==> inputs of tundra <==
## Top
module Top(
	input  clk,
	input  rst,
	output pwm_left_out,
	output pwm_right_out,
	output [3:0] ctr_dir_out,
	output [2:0] led,
	input  [1:0]hwsignal,
	output [1:0]leds_hw,
	output wire [2:0] led_pwm_ctr,
	output Trig,
	input Echo,
	output En_tag,
	output csb_En_negedge,
	input Rx,
	output Tx,
	output [7:0] data,
	output [7:0] seg_slect
    );
clock: 4.99 ns
lec_check: 0
abc_area: 1
cap_margin: 20
core_margin: 2
core_utilization: 72
cts_cluster_size: 75
place_density: 0.67
setup_slack_margin: -0.25
slew_margin: 5
run.sh (not shown) runs the stock make flow with config.mk's settings and CLKGATE_MAP_FILE=.
==> willow: changes against tundra <==
Settings changed: CORE_ASPECT_RATIO set to 0.5, CORE_UTILIZATION 72 to 70, CTS_CLUSTER_SIZE 75 to not set, PLACE_DENSITY 0.67 to 0.35, SETUP_SLACK_MARGIN -0.25 to 1.67, SLEW_MARGIN 5 to 20.
==> flow/constraint.sdc (replaced) <==
create_clock -name core_clock -period 5.6 [get_ports {clk}]
set_input_delay 1.1200 -clock core_clock [delete_from_list [all_inputs] [get_ports {clk}]]
set_output_delay 1.1200 -clock core_clock [all_outputs]
set_load 0.01 [all_outputs]
==> run summary <==
Status of the implementation.

- The vertical die dimension reported for this design is 113 um.
- The number of standard-cell rows in the floorplan is 39, for reference.
- The die is 222 um wide.
- The number of buffers created by CTS is 27, for reference.
- Once placement finished, the instance area stood at roughly 18000 sq um.
- After floorplanning, the die was sized to cover between 20000 and 30000 sq um.
- The initial cell density of the core is 0.722, for reference.
- The core area is 23100 sq um, for reference.
- The run stopped with a tool error.
- Per the run summary, the flow got no further than global routing (5_1_grt).
[end of results for willow]
==> run summary <==
State of the implementation.

- Timing would allow up to 0.172 GHz.
- The layout checks failed on negative setup slack.
- In the per-layer breakdown of the detailed-route log, met1 shows 20.1 mm.
- The run finished, with violations left.
- From bottom edge to top edge, the die measures 156 um.
- The total setup violations reported at the end of the flow is 42, for reference.
- The horizontal die size is 156 um, for reference.
- The die covers 24400 sq um.
- The post-layout worst setup margin is -830 ps, for reference.
- The inverter count of the layout excluding clock inverters is 384, for reference.
- The number of standard-cell rows in the floorplan is 55, for reference.
- The power consumed by combinational cells is 196 uW, for reference.
- The initial cell density of the core is 0.735, for reference.
- The number of clock buffers added by TritonCTS is 30.
[end of results for tundra]

==> inputs of run a <==
==> flow/design.v <==
`timescale 1ns / 1ps
 module PWM(
    input clk,
	 input rst,
	 input  wire   [2:0] ctr,
	 output reg 	pwm_left_out,				 
	 output reg    pwm_right_out,           
	 output reg [3:0] ctr_dir_out       
    );
	 reg  [19:0]  countleft; 
	 reg  [19:0]  countright; 
	 reg [19:0]left;
	 reg [19:0]right;
	 always@(posedge clk)
	 if(rst)
		begin
		left<=20'h0;
		right<=20'h0;
		ctr_dir_out<=4'b0000;
		end
	 else
	 casex(ctr)
		3'b000:                   
			begin
			left<=20'h24a;
			right<=20'h24a;
			ctr_dir_out<=4'b0101;
			end
		3'b110:                      
			begin
			left<=20'h24a;
			right<=20'h75;
			ctr_dir_out<=4'b0101;
			end
		3'b111:                      
			begin
			left<=20'h24a;
			right<=20'h111;
			ctr_dir_out<=4'b0101; 
			end
		3'b101:                      
			begin
			left<=20'h75;
			right<=20'h24a;
			ctr_dir_out<=4'b0101;
			end
		3'b100:                      
			begin
			left<=20'h111;
			right<=20'h24a;
			ctr_dir_out<=4'b0101;
			end
		3'b011:                      
			begin
			left<=20'h298;
			right<=20'h298;
			ctr_dir_out<=4'b1010;
			end
		3'b010:                      
			begin
			left<=20'h298;
			right<=20'h298;
			ctr_dir_out<=4'b0101;
			end
		3'b001:                      
			begin
			left<=20'h187;
			right<=20'h187;
			ctr_dir_out<=4'b0000;
			end
		endcase
	always@(posedge clk)
		if(rst)
			begin
			countleft=20'b0;
			pwm_left_out=0;
			end
		else
		begin
			countleft=countleft+1;
			if(countleft<=left)
				begin
				pwm_left_out=1;
				end
			else begin
			pwm_left_out=0;
			end
			if(countleft>=20'h30d)
			begin
			countleft=0;
			end
		end
	always@(posedge clk)
		if(rst)
			begin
			countright=20'b0;
			pwm_right_out=0;
			end
		else
		begin
			countright=countright+1;
			if(countright<=right)
				begin
				pwm_right_out=1;
				end
			else begin
			pwm_right_out=0;
			end
			if(countright>=20'h30d)
			begin
			countright=0;
			end
		end
endmodule
`timescale 1ns / 1ps
module HongWai(
	 input clk,
	 input rst,
    output reg [2:0]ctr,
	 input wire [1:0]hwsignal,
	 output reg [1:0]leds_hw
    );
	 always@(posedge clk)                  
    begin
	 if(rst)
		leds_hw<=2'b00;
	 else
	 leds_hw<=hwsignal;
	 end
	 always@(posedge clk)
		if(rst)
			ctr<=3'b000;
		else
		casex(hwsignal)
		2'b00:
			begin
			ctr<=3'b000;
			end
		2'b10:
			begin
			ctr<=3'b101;       
			end
		2'b01:
			begin
			ctr<=3'b110;
			end
		2'b11:
			begin
			ctr<=3'b000;
			end
		endcase
endmodule
`timescale 1ns / 1ps
module ChaoShengBo(
	 input clk,
	 input rst,
	 output reg [2:0]ctr,
	 output reg En_o,
	 output reg En_negedge_o,
	 output reg Trig,
	 input wire Echo,
	 input wire [1:0]hwsignal,
	output reg En_tag
    );
	 reg [23:0]count;           
	 reg [23:0]timecount;       
	 reg [23:0]keep_obstacle_time;
	 reg [23:0]keep_no_obstacle_time;     
	 reg En;                     
	 reg [31:0]turnleft_count;      
	 reg [1:0]temp;
	 reg [1:0]Echo_temp;
	 reg En_negedge;
	 reg tag;
	 reg [31:0]tag_count;      
	 reg [31:0]count_total; 
	 reg count_tag;
	 always@(posedge clk)
	 if(rst)
	 begin
	 count=24'b0;
	 Trig=1'b0;
	 end
	 else
	 begin
	 count=count+1;
	 if(count>=24'h1312d)       
		begin
		Trig=1'b1;
		end
	if(count==24'h13136)           
		begin
		Trig=1'b0;
		count=24'b0;
		end
	 end
	 always@(posedge clk)
	 if(rst)
		begin
		timecount=24'b0;
		keep_obstacle_time<=24'b0;
		En=0;
		keep_no_obstacle_time=24'b0;
		turnleft_count=32'b0;
		temp<=2'b0;
		Echo_temp<=2'b0;
		En_negedge=0;
		ctr<=3'b000;
		En_tag=0;
		tag=0;
		tag_count=0;
		count_total=0;
		count_tag=0;
		En_o<=0;
		En_negedge_o<=0;
		end
	 else
	 begin
	 keep_obstacle_time<=timecount;
	 if(Echo)
		begin
		timecount=timecount+1;
		end
	  Echo_temp[0]<=Echo;
	  Echo_temp[1]<=Echo_temp[0]; 
	  if((Echo_temp==2'b10)&&(keep_obstacle_time>=24'h1e84))
	  begin
	  timecount=24'b0;
	  En=0;
	  end
	  if((keep_obstacle_time<=24'h6b7)&&(keep_obstacle_time>=24'h4e)&&(Echo_temp==2'b10))
		begin
		timecount=24'b0;
		En=1;
		ctr<=3'b111;
		end
	 temp[0]<=En;
	 temp[1]<=temp[0];
	 if(temp==2'b10)
	 begin
	 En_negedge=1;
	 tag=1;
	 count_tag=1;
	 end
	 if(count_tag==1)
	 begin
	 count_total=count_total+1;
	 end
	 if(En_negedge&(turnleft_count<=32'h1443fd)&(turnleft_count>32'h8583b))
	 begin
	 turnleft_count=turnleft_count+1;
	  ctr<=3'b100;
	 end
	 if(En_negedge&(turnleft_count<=32'h8583b))
	 begin
	 turnleft_count=turnleft_count+1;
	  ctr<=3'b000;
	 end
	  if(En_negedge&(turnleft_count<=32'h1a39de)&(turnleft_count>32'h1443fd))
	 begin
	 turnleft_count=turnleft_count+1;
	  ctr<=3'b111;
	 end
	 if(turnleft_count>=32'h1a39de)
	 begin
	 En_negedge=0;
	 turnleft_count=32'b0;
	 end
	 if(tag==1&((hwsignal==2'b10)|(hwsignal==2'b00)))
	 begin
	 En_tag=1;
	 tag_count=tag_count+1;
	 ctr<=3'b110;
	 end
	 if(tag_count>=32'h5f5e1)
	 begin
	 En_tag=0;
	 tag_count=0;
	 tag=0;
	 count_total=0;
	 count_tag=0;
	 end
	 if(count_total>=32'h5f5e10)
	 begin
	 En_tag=0;
	 tag_count=0;
	 tag=0;
	 count_total=0;
	 count_tag=0;
	 end
	 En_o<=En;
	 En_negedge_o<=En_negedge;
	 end
endmodule
`timescale 1ns / 1ps
module Bluetooth(
    input clk,
	 input rst,
	 input Rx,
	 output Tx,
	 output reg [7:0] seg_data,
	 output [7:0] seg_slect,
	 output reg bl_En,
	 output reg [2:0] bl_ctr
    );
	 reg EnRead;
	 reg [19:0]fp;
	 reg [16:0]seg_fp;
	 reg seg_fp_clk;
	 reg [7:0]data;
	 reg [7:0]seg_data_r;
	 reg bl_En_r;
	 reg [2:0]bl_ctr_r;
	 assign seg_slect=8'hfe;
	 assign Tx=1'b0;
	 always@(posedge clk)
	 if(rst)
	 begin
	 EnRead=0;
	 fp=20'h0;
	 data=8'hfe;
	 seg_fp=17'h0;
	 seg_fp_clk=0;
	 seg_data_r=8'h0;
	 bl_En_r=0;
	 bl_ctr_r=3'b001;
	 seg_data<=8'h0;
	 bl_En<=0;
	 bl_ctr<=3'b001;
	 end
	 else
	 begin
		if(Rx==0)
			begin
				EnRead=1;
			end
		if(EnRead)
			begin
				fp=fp+1;
			end
		case(fp)
		20'h7a:
			begin
				data[0]=Rx;
			end
		20'hcb:
			begin
				data[1]=Rx;
			end
		20'h11d:
			begin
				data[2]=Rx;
			end
		20'h16e:
			begin
				data[3]=Rx;
			end
		20'h1c0:
			begin
				data[4]=Rx;
			end
		20'h211:
			begin
				data[5]=Rx;
			end	
		20'h262:
			begin
				data[6]=Rx;
			end
		20'h2b4:
			begin
				data[7]=Rx;
			end
		20'h305:               
			begin
				EnRead=0;
				fp=20'h0;
			end
		endcase
	 seg_fp=seg_fp+1;
	 if(seg_fp==17'h1fff)
		begin
		seg_fp_clk=0;
		end
		if(seg_fp==17'h3d09)
		begin
		if(seg_fp_clk==0)
		case(data)
	  8'h0:
		begin
		seg_data_r=8'b11000000;
		bl_ctr_r=3'b010;                  
		end
	  8'h1:
		begin
		seg_data_r=8'b11111001;
		bl_ctr_r=3'b111;                  
		end
	  8'h2:
		begin
		seg_data_r=8'b10100100;
		bl_ctr_r=3'b011;                  
		end
	  8'h3:
		begin
		seg_data_r=8'b10110000;
		bl_ctr_r=3'b100;                  
		end
	  8'h4:
		begin
		seg_data_r=8'b10011001;
		bl_ctr_r=3'b001;                 
		end
	  8'h5:
		begin
		seg_data_r=8'b10010010;
		bl_En_r=1;                       
		end
	  8'h6:
		begin
		seg_data_r=8'b10000010;
		bl_En_r=0;                        
		end
	  8'h7:
		begin
		seg_data_r=8'b00000111;
		end
	  8'h8:
		begin
		seg_data_r=8'b01111111;
		end
	  8'h9:
		begin
		seg_data_r=8'b01101111;
		end
	 8'hff:
		begin
		seg_data_r=8'b01110110;
		end
	 8'hfe:
		begin
		seg_data_r=8'b10001100;
		end
	  endcase
		seg_fp_clk=1;
		end
	 seg_data<=seg_data_r;
	 bl_En<=bl_En_r;
	 bl_ctr<=bl_ctr_r;
	 end
endmodule
`timescale 1ns / 1ps
module Top(
	input  clk,
	input  rst,
	output pwm_left_out,
	output pwm_right_out,
	output [3:0] ctr_dir_out,
	output [2:0] led,
	input  [1:0]hwsignal,
	output [1:0]leds_hw,
	output wire [2:0] led_pwm_ctr,
	output Trig,
	input Echo,
	output En_tag,
	output csb_En_negedge,
	input Rx,
	output Tx,
	output [7:0] data,
	output [7:0] seg_slect
    );
	wire [2:0]hw_ctr;
	wire [2:0]ctr;
	wire [2:0]bl_ctr;
	wire csb_En;                    
	wire bl_En;
	wire [2:0]csb_ctr;
	wire [2:0]middctr;
	PWM pwm(.clk(clk),
				.rst(rst),
				.ctr(ctr),
				.pwm_left_out(pwm_left_out),
				.pwm_right_out(pwm_right_out),
				.ctr_dir_out(ctr_dir_out));
	HongWai hw(.clk(clk),
					.rst(rst),
					.ctr(hw_ctr),
					.hwsignal(hwsignal),
					.leds_hw(leds_hw));
	ChaoShengBo csb(.clk(clk),
					.rst(rst),
					.ctr(csb_ctr),
					.En_o(csb_En),
					.En_negedge_o(csb_En_negedge),
					.Trig(Trig),
					.Echo(Echo),
					.hwsignal(hwsignal),
					.En_tag(En_tag)
					);
	Bluetooth bt(.clk(clk),
					.rst(rst),
					.Rx(Rx),
					.Tx(Tx),
					.seg_data(data),
					.seg_slect(seg_slect),
					.bl_ctr(bl_ctr),
					.bl_En(bl_En));
		assign middctr=(csb_En|csb_En_negedge)?csb_ctr:hw_ctr;
		assign ctr=bl_En?bl_ctr:middctr;
		assign led_pwm_ctr=csb_ctr;
		assign led=ctr;
endmodule
==> flow/run.sh <==
#!/bin/bash
# the make line also repeats each setting of config.mk as NAME=value (left out here)
make -C /OpenROAD-flow-scripts/flow DESIGN_CONFIG=/design/flow/config.mk WORK_HOME=/design/flow/orfs CLKGATE_MAP_FILE= finish
==> flow/config.mk <==
export PLATFORM = sky130hd
export DESIGN_NAME = Top
export DESIGN_NICKNAME = Top
export VERILOG_FILES = /design/flow/design.v
export SDC_FILE = /design/flow/constraint.sdc
export NUM_CORES = 4
export LEC_CHECK = 0
export ABC_AREA = 1
export CAP_MARGIN = 20
export CORE_MARGIN = 2
export CORE_UTILIZATION = 72
export CTS_CLUSTER_DIAMETER = 193
export CTS_CLUSTER_SIZE = 95
export PLACE_DENSITY = 0.6
export SETUP_SLACK_MARGIN = 0.2
export SLEW_MARGIN = 20
==> flow/constraint.sdc <==
create_clock -name core_clock -period 3.78 [get_ports {clk}]
set_input_delay 0.7560 -clock core_clock [delete_from_list [all_inputs] [get_ports {clk}]]
set_output_delay 0.7560 -clock core_clock [all_outputs]
set_load 0.01 [all_outputs]
==> run b: changes against run a <==
- ABC_AREA: 1 -> not set
- CORE_UTILIZATION: 72 -> 68
- CTS_CLUSTER_DIAMETER: 193 -> not set
- CTS_CLUSTER_SIZE: 95 -> not set
- SETUP_SLACK_MARGIN: 0.2 -> not set
==> flow/constraint.sdc (replaced) <==
create_clock -name core_clock -period 6.43 [get_ports {clk}]
set_input_delay 1.2860 -clock core_clock [delete_from_list [all_inputs] [get_ports {clk}]]
set_output_delay 1.2860 -clock core_clock [all_outputs]
set_load 0.01 [all_outputs]
==> impl_results.html <==
<!-- implementation run metrics -->
<table>
<tr><th>Metric</th><th>Value</th></tr>
<tr><th colspan="2">Run status</th></tr>
<tr><td>Run status</td><td>failed layout checks</td></tr>
<tr><td>Reasons for failing layout checks</td><td>setup timing</td></tr>
<tr><th colspan="2">Yosys</th></tr>
<tr><td>Most used standard cells in the synthesized netlist</td><td>sky130_fd_sc_hd__dfxtp_1 (304), sky130_fd_sc_hd__nor2_1 (280), sky130_fd_sc_hd__nand2_1 (168)</td></tr>
<tr><td>Area leader share</td><td>0.374</td></tr>
<tr><td>Yosys stat cell total</td><td>2009</td></tr>
<tr><td>Synthesized instance count</td><td>2009</td></tr>
<tr><th colspan="2">Final timing</th></tr>
<tr><td>Smallest setup slack after layout</td><td>-0.105 ns</td></tr>
<tr><td>Setup violators final</td><td>19</td></tr>
<tr><th colspan="2">Die</th></tr>
<tr><td>Placeable core region</td><td>~23000 µm²</td></tr>
<tr><td>Die boundary width</td><td>~160 µm</td></tr>
<tr><td>Pre-placement core utilization</td><td>0.693</td></tr>
<tr><td>Die area</td><td>25200 µm²</td></tr>
<tr><th colspan="2">Placed design</th></tr>
<tr><td>Number of instances in the placed design</td><td>2484</td></tr>
<tr><td>Setup slack at placement</td><td>-0.459 ns</td></tr>
<tr><td>Placed Instance Area</td><td>18100 µm²</td></tr>
<tr><td>Final HPWL from detailed placement</td><td>30900 µm</td></tr>
</table>
# the run above: run b

==> impl_results.html <==
<h2>Implementation results</h2>
<table>
<tr><th>Metric</th><th>Value</th></tr>
<tr><th colspan="2">Placed design</th></tr>
<tr><td>Number of instances in the placed design</td><td>3111</td></tr>
<tr><td>Final HPWL from detailed placement</td><td>38300 µm</td></tr>
<tr><td>Placed Instance Area</td><td>20400 µm²</td></tr>
<tr><td>Setup slack at placement</td><td>-1.35 ns</td></tr>
<tr><th colspan="2">Die</th></tr>
<tr><td>Pre-placement core utilization</td><td>0.735</td></tr>
<tr><td>Placeable core region</td><td>around 23000 µm²</td></tr>
<tr><th colspan="2">Yosys</th></tr>
<tr><td>Yosys stat cell total</td><td>2407</td></tr>
<tr><td>Area leader share</td><td>0.365</td></tr>
<tr><td>Most used standard cells in the synthesized netlist</td><td>sky130_fd_sc_hd__nand2_1 (433), sky130_fd_sc_hd__nor2_1 (427), sky130_fd_sc_hd__inv_1 (371)</td></tr>
<tr><th colspan="2">Run status</th></tr>
<tr><td>Stage at which the run stopped</td><td>clock tree synthesis (4_1_cts)</td></tr>
<tr><td>Run status</td><td>stopped before the end</td></tr>
<tr><td>Error text reported by the tool</td><td>[ERROR DPL-0033] detailed placement checks failed during check placement.</td></tr>
</table>
# the run above: run a

Power and IR drop assume default switching activity.
